==> branch delta <==
// cache
module cache (
    input   logic           i_hclk,
    input   logic           i_hnreset,
    input   logic           i_hsel_m,
    input   logic   [31:0]  i_haddr_m,
    input   logic           i_hwrite_m,
    input   logic   [ 2:0]  i_hsize_m,
    input   logic   [ 2:0]  i_hburst_m,
    input   logic   [ 3:0]  i_hprot_m,
    input   logic   [ 1:0]  i_htrans_m,
    input   logic           i_hmastlock_m,
    input   logic           i_hready_m,
    input   logic   [31:0]  i_hwdata_m,
    output  logic           o_hready_m,
    output  logic           o_hresp_m,
    output  logic   [31:0]  o_hrdata_m,
    input   logic           i_nbypass,
    input   logic   [31:0]  i_climit,
    input   logic           i_d_cache_en,
    output  logic           o_hsel_sl,
    output  logic           o_hready_i_sl,
    output  logic   [31:0]  o_haddr_sl,
    output  logic           o_hwrite_sl,
    output  logic   [2:0]   o_hsize_sl,
    output  logic   [1:0]   o_htrans_sl,
    output  logic   [31:0]  o_hwdata_sl,
    input   logic   [31:0]  i_hrdata_sl,
    input   logic           i_hready_o_sl,
    input   logic           i_hresp_sl,
    output  logic           o_mem_en,
    output  logic           o_mem_we,
    output  logic   [7:0]   o_mem_addr,
    output  logic   [31:0]  o_mem_wdata,
    input   logic   [31:0]  i_mem_rdata
    );
    logic           miss_cache;
    logic           calc_sync_rst;
    logic           calc_en;
    logic   [29:0]  calc_addr;
    logic           calc_wr_rdy;
    logic   [7:0]   calc_mem_addr_cache;
    logic   [7:0]   calc_mem_addr_load;
    logic   [31:0]  mem_rdata;
    logic           mem_en;
    logic           mem_we;
  ...
Settings: LEC_CHECK=0, ABC_AREA=1, CAP_MARGIN=20, CORE_MARGIN=2, CORE_UTILIZATION=72, CTS_CLUSTER_SIZE=24, PLACE_DENSITY=0.35, SETUP_SLACK_MARGIN=2.8, SLEW_MARGIN=20; clock period 9.51 ns.
run.sh (not shown) runs the stock make flow with config.mk's settings and CLKGATE_MAP_FILE=.
==> branch quartz (differences from branch delta) <==
--- a/flow/config.mk
+++ b/flow/config.mk
@@ -11,5 +11,5 @@
 export CORE_UTILIZATION = 72
-export CTS_CLUSTER_SIZE = 24
-export PLACE_DENSITY = 0.35
-export SETUP_SLACK_MARGIN = 2.8
+export CTS_CLUSTER_DIAMETER = 81
+export CTS_CLUSTER_SIZE = 46
+export PLACE_DENSITY_LB_ADDON = 0.11
 export SLEW_MARGIN = 20
==> flow/constraint.sdc (replaced) <==
create_clock -name core_clock -period 8.64 [get_ports {i_hclk}]
set_input_delay 1.7280 -clock core_clock [delete_from_list [all_inputs] [get_ports {i_hclk}]]
set_output_delay 1.7280 -clock core_clock [all_outputs]
set_load 0.01 [all_outputs]
==> branch willow (differences from branch delta) <==
==> flow/config.mk (replaced) <==
export PLATFORM = sky130hd
export DESIGN_NAME = cache
export DESIGN_NICKNAME = cache
export VERILOG_FILES = /design/flow/design.v
export SDC_FILE = /design/flow/constraint.sdc
export NUM_CORES = 4
export LEC_CHECK = 0
export CAP_MARGIN = 20
export CORE_MARGIN = 2
export CORE_UTILIZATION = 57
export CTS_CLUSTER_DIAMETER = 28
export SETUP_SLACK_MARGIN = 1.77
export SLEW_MARGIN = 20
==> flow/constraint.sdc (replaced) <==
create_clock -name core_clock -period 6.81 [get_ports {i_hclk}]
set_input_delay 1.3620 -clock core_clock [delete_from_list [all_inputs] [get_ports {i_hclk}]]
set_output_delay 1.3620 -clock core_clock [all_outputs]
set_load 0.01 [all_outputs]
==> comparison table <==
item	branch quartz	branch willow	branch delta
Synth Net Count	3376	2895	3376
Compound-Gate Fraction of Synth Area	11.1%	21.5%	11.1%
Number of buffers added by the clock tree synthesis step	15	82	-
Synth cell types	51	111	51
Multiplexer share	1.88%	3.57%	1.88%
Num rows	64	73	64
Die span in y	179 um	204 um	179 um
AND/OR/NAND/NOR Cells, Area Fraction	31.4%	22.6%	31.4%
Share of Yosys cell area claimed by the top area cell type	40.9%	39.7%	40.9%
Clock buffer depth	3	3	-
Std-Cell Core Area	30400 um2	39600 um2	30400 um2
# clock sinks	363	363	-
Post-cts gate resize count	844	826	-
Effective utilization at floorplan	72.8%	57.6%	72.8%
Adder-cell share of the synthesized area	1.92%	1.86%	1.92%
Yosys cell count	3160	2679	3160
Placed cells	3951	3757	3957
Sequential-to-total area share from yosys stat	41.0%	39.8%	41.0%
XOR/XNOR share of the synthesized area	0.949%	4.95%	0.949%
Minimum setup slack after placement	-1.24 ns	-2.24 ns	-0.961 ns
Status	aborted with a tool error	aborted with a tool error	aborted with a tool error
Stage where the flow stopped	5_1_grt	5_1_grt	4_1_cts
Placed standard-cell area	27000 um2	29700 um2	27700 um2
Setup Buffers After CTS	53	72	-
Die ar.	32200 um2	41700 um2	32200 um2
Number of standard cells after synthesis	3160	2679	3160
Clock tree root driver cell	clkbuf_16	clkbuf_16	-
Detailed Place HPWL	62700 um	83200 um	63800 um
